==> trial 63 <==
==> flow/design.v <==
module mult(y,a,b);  
	output logic [15:0] y;
	input  logic [7:0] a,b;
	logic [15:0] y_tmp;
	logic [7:0]  a_tmp;
	logic [7:0]  b_tmp;
	logic [14:0] c1;
	logic [10:0] c2;            
	logic [14:0] out1;
	logic [12:0] out2;
	logic [10:0] out3;
	logic [8:0]  out4;
	logic [14:0] m_temp0;
	logic [13:0] m_temp1;
	logic [12:0] m_temp2;
	logic [11:0] m_temp3;
	logic [10:0] m_temp4;
	logic [9:0]  m_temp5;
	logic [8:0]  m_temp6;
	logic [7:0]  m_temp7;
	always_comb
		begin
			if(a[7])
				begin
					a_tmp = ~a+1'b1;
					if(b[7])
						begin
							b_tmp = ~b+1'b1;
							y = y_tmp ;
						end
					else
						begin
							b_tmp = b;
							y = ~y_tmp+1'b1;
						end
				end
			else
				begin
					a_tmp = a;
					if(b[7])
						begin
							b_tmp = ~b+1'b1;
							y = ~y_tmp+1'b1;
						end
					else
						begin
							b_tmp = b;
							y = y_tmp;
						end
				end
		end
	always_comb
		begin
			out1 = m_temp0 + m_temp1;
			out2 = m_temp2 + m_temp3;
			out3 = m_temp4 + m_temp5;
			out4 = m_temp6 + m_temp7;
			c1   = out1    + out2;
			c2   = out3    + out4;
			y_tmp= c1      + c2;
		end
	always_comb
		begin		
			m_temp0[14:7] = b_tmp[7]?a_tmp:8'b00000000;
			m_temp0[6:0]  = 7'b0000000;
			m_temp1[13:6] = b_tmp[6]?a_tmp:8'b00000000;
			m_temp1[5:0]  = 6'b000000;
			m_temp2[12:5] = b_tmp[5]?a_tmp:8'b00000000;
			m_temp2[4:0]  = 5'b00000;
			m_temp3[11:4] = b_tmp[4]?a_tmp:8'b00000000;
			m_temp3[3:0]  = 4'b0000;
			m_temp4[10:3] = b_tmp[3]?a_tmp:8'b00000000;
			m_temp4[2:0]  = 3'b000;
			m_temp5[9:2]  = b_tmp[2]?a_tmp:8'b00000000;
			m_temp5[1:0]  = 2'b00;
			m_temp6[8:1]  = b_tmp[1]?a_tmp:8'b00000000;
			m_temp6[0]    = 1'b0;
			m_temp7       = b_tmp[0]?a_tmp:8'b00000000;
		end
endmodule
	module cnm(rep,imp,rea,ima,req,imq);  
	output logic signed[15:0] rep, imp;
	input  logic signed[7:0] rea, req, ima, imq;
	logic signed[15:0] y0,y1,y2,y3;
	mult reaXreq (.y(y0), .a(rea), .b(req));
	mult imaXimq (.y(y1), .a(ima), .b(imq));
	mult reaXimq (.y(y2), .a(rea), .b(imq));
	mult imaXreq (.y(y3), .a(ima), .b(req));
	always_comb
		begin
			rep = y0-y1;
			imp = y2+y3;
		end
endmodule
module cnm_top (
    input  logic               clk,
    input  logic               rst,
    input  logic               in_valid,
    input  logic signed [7:0]  rea,
    input  logic signed [7:0]  ima,
    input  logic signed [7:0]  req,
    input  logic signed [7:0]  imq,
    output logic               out_valid,
    output logic signed [15:0] rep,
    output logic signed [15:0] imp
);
    logic signed [7:0]  rea_r, ima_r, req_r, imq_r;
    logic               valid_r;
    logic signed [15:0] rep_c, imp_c;
    cnm cnm (.rep(rep_c), .imp(imp_c), .rea(rea_r), .ima(ima_r), .req(req_r), .imq(imq_r));
    always_ff @(posedge clk) begin
        rea_r <= rea;
        ima_r <= ima;
        req_r <= req;
        imq_r <= imq;
        rep   <= rep_c;
        imp   <= imp_c;
        if (rst) begin
            valid_r   <= 1'b0;
            out_valid <= 1'b0;
        end else begin
            valid_r   <= in_valid;
            out_valid <= valid_r;
        end
    end
endmodule
==> flow/run.sh <==
#!/bin/bash
# the make line also repeats each setting of config.mk as NAME=value (left out here)
make -C /OpenROAD-flow-scripts/flow DESIGN_CONFIG=/design/flow/config.mk WORK_HOME=/design/flow/orfs CLKGATE_MAP_FILE= finish
==> flow/config.mk <==
export PLATFORM = sky130hd
export DESIGN_NAME = cnm_top
export DESIGN_NICKNAME = cnm_top
export VERILOG_FILES = /design/flow/design.v
export SDC_FILE = /design/flow/constraint.sdc
export NUM_CORES = 4
export LEC_CHECK = 0
export CAP_MARGIN = 25
export CELL_PAD_IN_SITES_DETAIL_PLACEMENT = 1
export CELL_PAD_IN_SITES_GLOBAL_PLACEMENT = 1
export CORE_ASPECT_RATIO = 0.81
export CORE_MARGIN = 2
export CORE_UTILIZATION = 35
export CTS_CLUSTER_SIZE = 17
export MAX_ROUTING_LAYER = met4
export MIN_ROUTING_LAYER = met2
export PLACE_DENSITY_LB_ADDON = 0.11
export SLEW_MARGIN = 10
export TNS_END_PERCENT = 45
==> flow/constraint.sdc <==
create_clock -name core_clock -period 7.62 [get_ports {clk}]
set_input_delay 1.5240 -clock core_clock [delete_from_list [all_inputs] [get_ports {clk}]]
set_output_delay 1.5240 -clock core_clock [all_outputs]
set_load 0.01 [all_outputs]
==> inputs of trial 57, as changes to trial 63 <==
Settings changed: ABC_AREA set to 1, CAP_MARGIN 25 to 20, CELL_PAD_IN_SITES_DETAIL_PLACEMENT 1 to unset, CELL_PAD_IN_SITES_GLOBAL_PLACEMENT 1 to unset, CORE_ASPECT_RATIO 0.81 to unset, CORE_UTILIZATION 35 to 72, CTS_CLUSTER_DIAMETER set to 41, CTS_CLUSTER_SIZE 17 to 71, MAX_ROUTING_LAYER met4 to unset, MIN_ROUTING_LAYER met2 to unset, PLACE_DENSITY_LB_ADDON 0.11 to 0.26, SETUP_SLACK_MARGIN set to 1.89, SLEW_MARGIN 10 to 20, TNS_END_PERCENT 45 to unset.
==> flow/constraint.sdc (replaced) <==
create_clock -name core_clock -period 6.54 [get_ports {clk}]
set_input_delay 1.3080 -clock core_clock [delete_from_list [all_inputs] [get_ports {clk}]]
set_output_delay 1.3080 -clock core_clock [all_outputs]
set_load 0.01 [all_outputs]
==> inputs of build 34, as changes to trial 63 <==
Settings changed: ABC_AREA set to 1, CAP_MARGIN 25 to 5, CELL_PAD_IN_SITES_GLOBAL_PLACEMENT 1 to 3, CORE_ASPECT_RATIO 0.81 to unset, CORE_MARGIN 2 to 7, CORE_UTILIZATION 35 to 36, GPL_ROUTABILITY_DRIVEN set to 0, GPL_TIMING_DRIVEN set to 1, MAX_ROUTING_LAYER met4 to met5, PLACE_DENSITY_LB_ADDON 0.11 to 0.3, SLEW_MARGIN 10 to 5, TNS_END_PERCENT 45 to 35.
==> flow/constraint.sdc (replaced) <==
create_clock -name core_clock -period 5.9 [get_ports {clk}]
set_input_delay 1.1800 -clock core_clock [delete_from_list [all_inputs] [get_ports {clk}]]
set_output_delay 1.1800 -clock core_clock [all_outputs]
set_load 0.01 [all_outputs]
==> summary of the runs <==
- Trial 57 aborted during global routing with DPL-0038. Trial 63 finished with timing, DRC and antenna clean. Build 34 finished but failed the layout checks on negative setup slack.
- Between build 34 and trial 63, the lower sequential share of layout area is in build 34 (gap 2.3 points).
- Non-clock buffer count: trial 63 is lower than build 34 (335).
==> figures <==
| quantity | build 34 | trial 63 | trial 57 |
|---|---|---|---|
| Outcome | finished with violations | timing/DRC/antenna clean | did not finish |
| Failing step | - | - | global routing |
| Layout check failures | negative setup slack | - | - |
| CP peak stage delay | 510 ps | 540 ps | - |
| Largest class | combinational gates | combinational gates | - |
| Met3 routed wirelength | 21000 um | 18100 um | - |
| Number of max-slew violations in the final report | 0 | 0 | - |
| Violation count after the first detailed-routing iteration | 2977 | 1518 | - |
| Non-CTS buffers | 480 | 145 | - |
| Chip Width | 208 um | 214 um | 141 um |

==> inputs of v9 <==
RTL: the design.v shown in full above, as it stands there.
export LEC_CHECK = 0
export ABC_AREA = 1
export CAP_MARGIN = 20
export CORE_MARGIN = 2
export CORE_UTILIZATION = 62
export SLEW_MARGIN = 20
create_clock -name core_clock -period 7.94 [get_ports {clk}]
run.sh (not shown) runs the stock make flow with config.mk's settings and CLKGATE_MAP_FILE=.
==> v6: changes against v9 <==
Settings changed: ABC_AREA 1 to 0, CAP_MARGIN 20 to 40, CORE_UTILIZATION 62 to 72, CTS_CLUSTER_DIAMETER set to 394, CTS_CLUSTER_SIZE set to 98, SETUP_SLACK_MARGIN set to 0.89, TNS_END_PERCENT set to 5.
==> flow/constraint.sdc (replaced) <==
create_clock -name core_clock -period 3.06 [get_ports {clk}]
set_input_delay 0.6120 -clock core_clock [delete_from_list [all_inputs] [get_ports {clk}]]
set_output_delay 0.6120 -clock core_clock [all_outputs]
set_load 0.01 [all_outputs]
==> v25: changes against v9 <==
Settings changed: ABC_AREA 1 to not set, CORE_UTILIZATION 62 to 40, CTS_CLUSTER_SIZE set to 55, PLACE_DENSITY_LB_ADDON set to 0.16, SLEW_MARGIN 20 to 35, TNS_END_PERCENT set to 80.
==> flow/constraint.sdc (replaced) <==
create_clock -name core_clock -period 7.0 [get_ports {clk}]
set_input_delay 1.4000 -clock core_clock [delete_from_list [all_inputs] [get_ports {clk}]]
set_output_delay 1.4000 -clock core_clock [all_outputs]
set_load 0.01 [all_outputs]
==> results <==
Between v9 and v6, the lower synthesized cell count is in v6 (gap 32%, measured against v6). Worst hold slack: v9 is lower than v25 (0.031 ns). Die size: v25 > v9 > v6. Against v9, the clock-buffer cell count of v25 is higher by 1. Between v25 and v9, the lower utilization is in v25 (gap 18 points). Non-clock buffer count: v25 is higher than v9 (107). First-iteration DRC count: v9 is higher than v25 (about 60%). In v25 the clock skew is lower than in v9, by 0.0025 ns. v6 failed in clock tree synthesis. v25 completed with no timing, DRC or antenna violations. v9 produced a clean layout. In v9 the final area is smaller than in v25, by about 4%. In flip-flop count, v9 and v25 do not differ.

==> fjord <==
RTL: the design.v shown in full above, as it stands there.
clock: 4.54 ns
lec_check: 0
abc_area: 1
cap_margin: 0
cell_pad_in_sites_detail_placement: 0
core_aspect_ratio: 0.5
core_margin: 7
core_utilization: 43
cts_cluster_diameter: 170
cts_cluster_size: 99
gpl_timing_driven: 0
hold_slack_margin: -0.08
place_density_lb_addon: 0.01
slew_margin: 40
tns_end_percent: 20
==> willow: changes against fjord <==
Settings changed: ABC_AREA 1 to not set, CORE_ASPECT_RATIO 0.5 to 0.88, CORE_MARGIN 7 to 2, CORE_UTILIZATION 43 to 72, CTS_CLUSTER_DIAMETER 170 to not set, CTS_CLUSTER_SIZE 99 to 36, GPL_TIMING_DRIVEN 0 to 1, HOLD_SLACK_MARGIN -0.08 to not set, PLACE_DENSITY_LB_ADDON 0.01 to 0.0, SETUP_SLACK_MARGIN set to 1.7.
==> flow/constraint.sdc (replaced) <==
create_clock -name core_clock -period 6.67 [get_ports {clk}]
set_input_delay 1.3340 -clock core_clock [delete_from_list [all_inputs] [get_ports {clk}]]
set_output_delay 1.3340 -clock core_clock [all_outputs]
set_load 0.01 [all_outputs]
==> comparison <==
- willow did not get past global routing (5_1_grt) with GRT-0232. fjord ran to the end with violations: negative setup slack.
- In fjord the die area is larger than in willow, by about 100%.
- In fjord the synthesized cell count is higher than in willow, by about 30%.
- Against willow, the area after synthesis of fjord is higher by about 9%.
==> figures <==
Run status: fjord finished with violations; willow aborted with a tool error
Failing step: fjord -; willow global routing (5_1_grt)
Layout check failures: fjord negative setup slack; willow -
Cell count after synthesis: fjord 2129; willow 1616
Die width: fjord 265 µm; willow 144 µm
Area after DPL: fjord 15300 µm²; willow 14600 µm²
Synth Net Count: fjord 2428; willow 1915
Cell total in the yosys stat output: fjord 2129; willow 1616
Routability congestion estimate: fjord 0.935; willow 0.953
Avg Inst Size Synth: fjord 6.39 µm²; willow 7.71 µm²
Portion of the post-synthesis area used by sequential elements: fjord 9.72%; willow 10.6%
Setup Buffers After CTS: fjord 62; willow 72
Total core area: fjord 30700 µm²; willow 17100 µm²
Synth top area share: fjord 17.9%; willow 19.5%
Total cell area reported by yosys after synthesis: fjord 13600 µm²; willow 12500 µm²
Share of synthesized cell area in and-or and or-and compound cells: fjord 8.79%; willow 15.2%
Fraction of the mapped netlist area in adder cells: fjord 28.2%; willow 30.7%
